build 42:
## my_chip
module my_chip (
    input logic [11:0] io_in,  
    output logic [11:0] io_out,  
    input logic clock,
    input logic reset  
);
clock: 3.81 ns
lec_check: 0
abc_area: 1
cap_margin: 0
core_margin: 2
core_utilization: 72
cts_cluster_size: 15
place_density_lb_addon: 0.06
setup_slack_margin: 1.12
slew_margin: 20
run.sh (not shown) runs the stock make flow with config.mk's settings and CLKGATE_MAP_FILE=.
--- input diff build 42..build 23 ---
- changing SETUP_SLACK_MARGIN from 1.12 to 0.76
- changing PLACE_DENSITY_LB_ADDON from 0.06 to 0.19
- setting CTS_CLUSTER_DIAMETER to 209 for the first time
- setting GPL_TIMING_DRIVEN to 1 for the first time
- changing CTS_CLUSTER_SIZE from 15 to 14
- setting TNS_END_PERCENT to 35 for the first time
- changing CAP_MARGIN from 0 to 20
- setting GPL_ROUTABILITY_DRIVEN to 0 for the first time
- setting MAX_ROUTING_LAYER to met5 for the first time
- setting HOLD_SLACK_MARGIN to 0.28 for the first time
==> comparison <==
- | build 23 | all stages done | FAIL | negative setup slack |
- Build 42 has completed all stages; timing, DRC and antenna checks passed.
- There was hardly any difference in smallest hold slack between build 42 and build 23.
- As of build 23, total power had fallen by a little under 10% compared to build 42.
- Comparing the two runs side by side, build 23 comes out behind build 42 on first-iteration DRC count.
- Re largest net degree at the start of global routing: build 23 is 3 down on build 42.
- Summary of build 23 over build 42: maximum frequency lower, cell count of the worst reg-to-reg path -3, clock-buffer cell count has decreased.
Modified inputs, build 80 compared to build 23
- CTS_CLUSTER_DIAMETER: 209 -> 203
- GPL_ROUTABILITY_DRIVEN: 0 -> unset
- SETUP_SLACK_MARGIN: 0.76 -> 1.12
- TNS_END_PERCENT: 35 -> unset
- GPL_TIMING_DRIVEN: 1 -> unset
- CAP_MARGIN: 20 -> 0
- MAX_ROUTING_LAYER: met5 -> unset
- HOLD_SLACK_MARGIN: 0.28 -> unset
- PLACE_DENSITY_LB_ADDON: 0.19 -> 0.12
Notes after the runs:
- Having completed the whole flow, build 80 delivered a layout that passed the timing, design-rule and antenna checks.
- Re post-synthesis share of cell area spent on xor and xnor gates: no difference whatsoever between build 23 and build 80.
- Re combinational group share of total power: build 80 is 0.4 points up on build 23.
- Compared with build 23, build 80 shows wire length on met2 that has gone up by a few percent.
Inputs modified between build 80 and build 2:
- swapping 203 for 374 in CTS_CLUSTER_DIAMETER
- putting CORE_ASPECT_RATIO at 1.41 where nothing was set
- putting TNS_END_PERCENT at 5 where nothing was set
- swapping 1.12 for 1.13 in SETUP_SLACK_MARGIN
- putting HOLD_SLACK_MARGIN at 0.3 where nothing was set
- swapping 14 for 10 in CTS_CLUSTER_SIZE
## What came out
In summary, build 2 completed successfully, with a layout that passed the timing, design-rule and antenna checks. Compared with build 80, design area in build 2 decreased slightly. Power per standard cell area went up by a little under 10% going from build 80 to build 2. Build 2: register-to-register path setup slack 140 ps above build 80. Of the two values seen for critical path launch point, matrix_calculator.mul_logic.fsm.cur_state[1] was produced by build 2 and matrix_calculator.mul_logic.fsm.cur_state[9] by build 80. Compare build 2 and build 80 | number of CTS-inserted buffers higher: build 2. Summary of build 2 over build 80: number of clock sinks neither gained nor lost much; count of clock buffers in the final design picked up an extra 15; number of gates on the worst path with buffers counted picked up an extra 1.


Starting RTL as in the previous note.
==> flow/config.mk <==
export PLATFORM = sky130hd
export DESIGN_NAME = my_chip
export DESIGN_NICKNAME = my_chip
export VERILOG_FILES = /design/flow/design.v
export SDC_FILE = /design/flow/constraint.sdc
export NUM_CORES = 4
export LEC_CHECK = 0
export CAP_MARGIN = 0
export CORE_MARGIN = 2
export CORE_UTILIZATION = 72
export CTS_CLUSTER_DIAMETER = 51
export CTS_CLUSTER_SIZE = 21
export PLACE_DENSITY = 0.67
export SETUP_SLACK_MARGIN = 1.18
export SLEW_MARGIN = 20
==> flow/constraint.sdc <==
create_clock -name core_clock -period 9.03 [get_ports {clock}]
set_input_delay 1.8060 -clock core_clock [delete_from_list [all_inputs] [get_ports {clock}]]
set_output_delay 1.8060 -clock core_clock [all_outputs]
set_load 0.01 [all_outputs]
==> next run, changes <==
CAP_MARGIN = 35   (was 0)
SETUP_SLACK_MARGIN = not set   (was 1.18)
=> Via count hardly moves. Setup slack gets worse by 0.023 ns. Sequential cell count stays the same. Final area grows by 0.74%. First-iteration DRC count shrinks by 8.4%.
==> next run, changes <==
CAP_MARGIN = 20   (was 35)
CTS_CLUSTER_DIAMETER = not set   (was 51)
CTS_CLUSTER_SIZE = not set   (was 21)
PLACE_DENSITY = 0.42   (was 0.67)
clock period = 6.15 ns   (was 9.03 ns; I/O delays follow)
Effect: Hold slack improves by 0.0065 ns. Synthesized cell count stays the same. Via count is about the same. Core utilization grows by 0.82 points. Global-route usage falls by 0.29 points. Wire length came out lower by 1.6%. Setup slack loses 2.2 ns. Final area rises by 1.1%.
==> next run, changes <==
CAP_MARGIN = 0   (was 20)
CTS_CLUSTER_DIAMETER = 51   (was not set)
CTS_CLUSTER_SIZE = 37   (was not set)
PLACE_DENSITY = 0.67   (was 0.42)
clock period = 9.03 ns   (was 6.15 ns; I/O delays follow)
Result: The new run completed without violations. Flip-flop count does not change. Hold slack got worse by 0.0032 ns. Die area stays the same. Core utilization came out lower by 1.4 points. Synthesized cell count does not change. Non-clock buffer count rose by 3. Cell count came out lower by 0.51%.
==> next run, changes <==
CAP_MARGIN = 20   (was 0)
CORE_UTILIZATION = 40   (was 72)
CTS_CLUSTER_DIAMETER = not set   (was 51)
CTS_CLUSTER_SIZE = not set   (was 37)
PLACE_DENSITY = not set   (was 0.67)
clock period = 6.86 ns   (was 9.03 ns; I/O delays follow)
Outcome: The new run finished clean. Hold slack stays flat. Total power rises by about 50%. Global-route usage falls by 16 points. Worst setup slack got worse by 1.8 ns. Sequential share of layout area falls by 1.5 points. Core utilization falls by 33 points. Synthesized area is unchanged.


Starting RTL as in the previous note.
Settings: LEC_CHECK=0, ABC_AREA=1, CAP_MARGIN=0, CORE_MARGIN=2, CORE_UTILIZATION=72, CTS_CLUSTER_SIZE=96, PLACE_DENSITY=0.36, SETUP_SLACK_MARGIN=1.12, SLEW_MARGIN=20; clock period 3.81 ns.
The starting point finished but fails on setup timing.
Rerun with:
ABC_AREA = default   (was 1)
CAP_MARGIN = 20   (was 0)
CTS_CLUSTER_SIZE = default   (was 96)
PLACE_DENSITY = default   (was 0.36)
SETUP_SLACK_MARGIN = default   (was 1.12)
clock period = 5.91 ns   (was 3.81 ns; I/O delays follow)
Result:
- The changed run finished clean
- via count fell by 20%
- synthesized cell count fell by about 16%
- setup slack gets better by 590 ps
- hold slack is about the same
- final area fell by about 15%
- routed wire length fell by about 28%
- power fell by about 40%
- first-iteration DRC count fell by 34%
- cell count fell by about 18%
- clock-buffer cell count rose by 1
- clock skew fell by 38 ps
Rerun with:
CAP_MARGIN = 40   (was 20)
CTS_CLUSTER_DIAMETER = 51   (was default)
CTS_CLUSTER_SIZE = 23   (was default)
PLACE_DENSITY = 0.67   (was default)
clock period = 9.03 ns   (was 5.91 ns; I/O delays follow)
What happened:
- core utilization goes down by 0.26 points
- wire length rose by 1.7%
- total power decreases by 39%
- clock skew rises by 13 ps
- worst setup slack improves by 2500 ps
- first-iteration DRC count went down by 11%
- design area decreases by 0.33%
- sequential power came out lower by 35%
- combinational power came out lower by 30%
- worst hold slack improved by 3.3 ps
- sequential share of layout area came out higher by 0.12 points
Rerun with:
ABC_AREA = 1   (was default)
CAP_MARGIN = 20   (was 40)
CTS_CLUSTER_DIAMETER = default   (was 51)
CTS_CLUSTER_SIZE = default   (was 23)
PLACE_DENSITY = 0.42   (was 0.67)
SETUP_SLACK_MARGIN = 0.8   (was default)
clock period = 4.57 ns   (was 9.03 ns; I/O delays follow)
After rerunning: The new run finished clean. Worst setup slack gets worse by 2200 ps. Die size rose by 5.2%. Worst hold slack hardly moves. Via count rose by about 13%. Global-route usage rose by 2.6 points. Non-clock buffer count rose by 14.


Starting RTL as in the previous note.
==> flow/config.mk <==
export PLATFORM = sky130hd
export DESIGN_NAME = my_chip
export DESIGN_NICKNAME = my_chip
export VERILOG_FILES = /design/flow/design.v
export SDC_FILE = /design/flow/constraint.sdc
export NUM_CORES = 4
export LEC_CHECK = 0
export CAP_MARGIN = 20
export CORE_MARGIN = 2
export CORE_UTILIZATION = 72
export CTS_CLUSTER_DIAMETER = 51
export CTS_CLUSTER_SIZE = 58
export PLACE_DENSITY = 0.67
export SLEW_MARGIN = 20
==> flow/constraint.sdc <==
create_clock -name core_clock -period 9.03 [get_ports {clock}]
set_input_delay 1.8060 -clock core_clock [delete_from_list [all_inputs] [get_ports {clock}]]
set_output_delay 1.8060 -clock core_clock [all_outputs]
set_load 0.01 [all_outputs]
Rerun with:
- CORE_UTILIZATION: 72 -> 66
- CTS_CLUSTER_DIAMETER: 51 -> not set
- CTS_CLUSTER_SIZE: 58 -> not set
- PLACE_DENSITY: 0.67 -> not set
- clock period: 9.03 -> 6.86 ns (I/O delays scaled with it)
The changed run finished clean.
Global-route usage went down by 3.2 points.
Combinational power went up by a quarter to a third.
Total power went up by well over a third.
Worst hold slack is about the same.
Cell count went up by a few percent.
Via count went down slightly.
Synthesized cell count is unchanged.
Setup slack loses 1700 ps.
Cell area went up slightly.


run A:
my_chip again, from the RTL that the note above started with.
clock: 6.28 ns
lec_check: 0
cap_margin: 20
core_margin: 2
core_utilization: 68
cts_cluster_size: 30
gpl_routability_driven: 0
gpl_timing_driven: 1
hold_slack_margin: 0.28
max_routing_layer: met5
place_density_lb_addon: 0.19
setup_slack_margin: 0.89
slew_margin: 20
tns_end_percent: 35
Relative to run A, the following input files were edited for run B:
- SETUP_SLACK_MARGIN: 0.89 -> unset
- CORE_UTILIZATION: 68 -> 39
- HOLD_SLACK_MARGIN: 0.28 -> 0.26
- the clock period (ns, I/O delays scaled along): 6.28 -> 9.65
==> results <==
Between run B and run A, fraction of power consumed by the clock network is lower for run A, run B comes in above that.
Across both runs, worst hold slack was higher for run B than for run A.
Summary of the comparison: non-clock buffer total of the final layout is higher in run B, relative to run A.
Relative to run A, the via total after detailed routing measured on run B has decreased by a few percent.
In the reports for run B and run A, the larger count of routing violations after the opening detailed-route iteration belongs to run A.
Compared to run A, run B shows a wider setup margin.
Higher via count of the first global-routing pass among run B and run A: run A
In run B, the number of instances in the placed design came out 388 above the value in run A.
Here is what was changed in the inputs of run C compared with run B.
- CORE_UTILIZATION: 39 -> 72
- PLACE_DENSITY_LB_ADDON: 0.19 -> unset
- CTS_CLUSTER_SIZE: 30 -> 21
- HOLD_SLACK_MARGIN: 0.26 -> 0.29
- the clock period (ns, I/O delays scaled along): 9.65 -> 9.26
==> comparison <==
- Run C completed end to end with timing, DRC and antenna clean.
- Die height (lower): run C
- Taking run B as the reference point, the final non-filler cell total of run C falls by 412.
- Looking at clock buffer count in the final layout across run C and run B, the one that comes out higher is run B.
- When run C is set beside run B, its total wire length turns out to be about 1.2% smaller.
- Compared with run B, run C shows final design area excluding fillers lower by about 2.5%.
- Relative to run B, the wire length of the first global-routing pass measured on run C has decreased slightly.
- Run C vs run B, overall power of the completed layout went up by about 0.64%.
The following lists how run D was set up differently from run C:
- PLACE_DENSITY: unset -> 0.65
- SETUP_SLACK_MARGIN: unset -> 2.65
- CTS_CLUSTER_DIAMETER: unset -> 378
[summary]
Run D completed end to end with timing, DRC and antenna clean.
The met3 layer usage reported by global route in run D was lower than what run C gave.
The relative contribution of combinational cells to total power in run D sits 0.5 points above the value recorded for run C.
Looking at area growth from synthesis to final layout, run D sits 4.2 points below run C.
Between run D and run C, power density over the cells is higher for run C, run D comes in under that.


v16:
Starting RTL as in the previous note.
make LEC_CHECK=0 CAP_MARGIN=20 CELL_PAD_IN_SITES_DETAIL_PLACEMENT=1 CELL_PAD_IN_SITES_GLOBAL_PLACEMENT=3 CORE_ASPECT_RATIO=1.79 CORE_MARGIN=2 CORE_UTILIZATION=40 CTS_CLUSTER_SIZE=98 GPL_ROUTABILITY_DRIVEN=0 HOLD_SLACK_MARGIN=-0.05 MIN_ROUTING_LAYER=met2 PLACE_DENSITY_LB_ADDON=0.2 SETUP_SLACK_MARGIN=2.98 SLEW_MARGIN=0 TNS_END_PERCENT=30 finish   # period 10.4 ns
v16 did not stop at any stage, and its layout met the timing, design-rule and antenna checks.
What v56 does differently from v16 at the input level:
Settings: HOLD_SLACK_MARGIN removed (was -0.05); PLACE_DENSITY_LB_ADDON changed from 0.2 to 0.12; CELL_PAD_IN_SITES_DETAIL_PLACEMENT removed (was 1); MIN_ROUTING_LAYER removed (was met2); SETUP_SLACK_MARGIN changed from 2.98 to 0.65; CTS_CLUSTER_SIZE removed (was 98); TNS_END_PERCENT removed (was 30); CELL_PAD_IN_SITES_GLOBAL_PLACEMENT removed (was 3); ABC_AREA newly set to 1; SLEW_MARGIN changed from 0 to 20; GPL_ROUTABILITY_DRIVEN removed (was 0); CORE_ASPECT_RATIO removed (was 1.79); CORE_UTILIZATION changed from 40 to 71; the clock period (ns, I/O delays scaled along) changed from 10.4 to 5.86.
Findings:
Compared with v16, in v56 data-path buffer share of cell area in the final layout -0.99 points; cell area +720 sq um; total cells reported by yosys after synthesis +about 20%; met1 wire length +28000 um. Compared with v16, v56 shows a layout overhead on the synthesized area that is 2.9 points lower. Horizontal die dimension grows by a few percent when moving from v16 to v56. v56: share of power burned in combinational logic 1.3 points above v16. v56 ends up with lower logic gate fraction of the total cell area than v16 does. v56 vs. v16: fraction of the cycle the final worst path needs went up 15 points; sequential share of layout area went down 0.94 points.
The following lists how v49 was set up differently from v56:
Settings: SETUP_SLACK_MARGIN: 0.65 -> 1.13; TNS_END_PERCENT: unset -> 5; CTS_CLUSTER_DIAMETER: unset -> 374; CORE_UTILIZATION: 71 -> 72; CTS_CLUSTER_SIZE: unset -> 10; the clock period (ns, I/O delays scaled along): 5.86 -> 3.81.
Comparing the two runs side by side, v49 comes out behind v56 on vias after detailed routing.
[v49 vs v56] via-per-instance ratio: higher in v49
Relative to v56, v49 improves clock skew.
Compared with v56, v49 degrades final wirelength.
For the final weighted congestion in routability-driven placement, v49 came in about 6% higher than v56 did.
diff inputs: v49 => v53
Settings: CORE_ASPECT_RATIO: unset -> 0.5; PLACE_DENSITY_LB_ADDON: 0.12 -> unset; SETUP_SLACK_MARGIN: 1.13 -> 1.12; CTS_CLUSTER_SIZE: 10 -> 15; CAP_MARGIN: 20 -> 0; CTS_CLUSTER_DIAMETER: 374 -> unset; TNS_END_PERCENT: 5 -> unset; PLACE_DENSITY: unset -> 0.37.
==> comparison <==
Looking only at power spent charging and discharging nets, and setting everything else aside, the lower value of v49 and v53 goes to v49.
v53 gives less clock power share than v49 did.
Per the comparison of v53 with v49, achievable clock frequency fell by about 4%, post-CTS setup repair buffer count rose by about 9%, clock skew rose by 0.0047 ns.
When v53 is set beside v49, its largest vdd supply drop turns out to be about 7% smaller.
Sequential share of layout area was higher in the run labelled v49.
In the reports for v49 and v53, the larger via count of the first global-routing pass belongs to v49.
Going from v49 to v53, total wire length after detailed routing grew by a little under 10%.
Input-level comparison between v17 and v53:
Settings: CTS_CLUSTER_SIZE now 14, was 15; PLACE_DENSITY_LB_ADDON now 0.12, previously not set; CTS_CLUSTER_DIAMETER now 203, previously not set; PLACE_DENSITY no longer set, was 0.37.
Results
v17 completed end to end; final checks failed (capacitance limit, slew limit, setup timing). Overall via count from detail_route: v17 > v53. In the reports for v53 and v17, the smaller largest stage delay on the critical path belongs to v53. Diff v53 -> v17 | switching power as a share of total power | increase of 0.63 points. Taking v53 as the reference, in v17 non-clock buffer count went up, measured slew at the worst slew-check pin has increased, cell area after layout was more or less identical.
Power figures rest on the tool's default switching activity, not on a simulated workload.
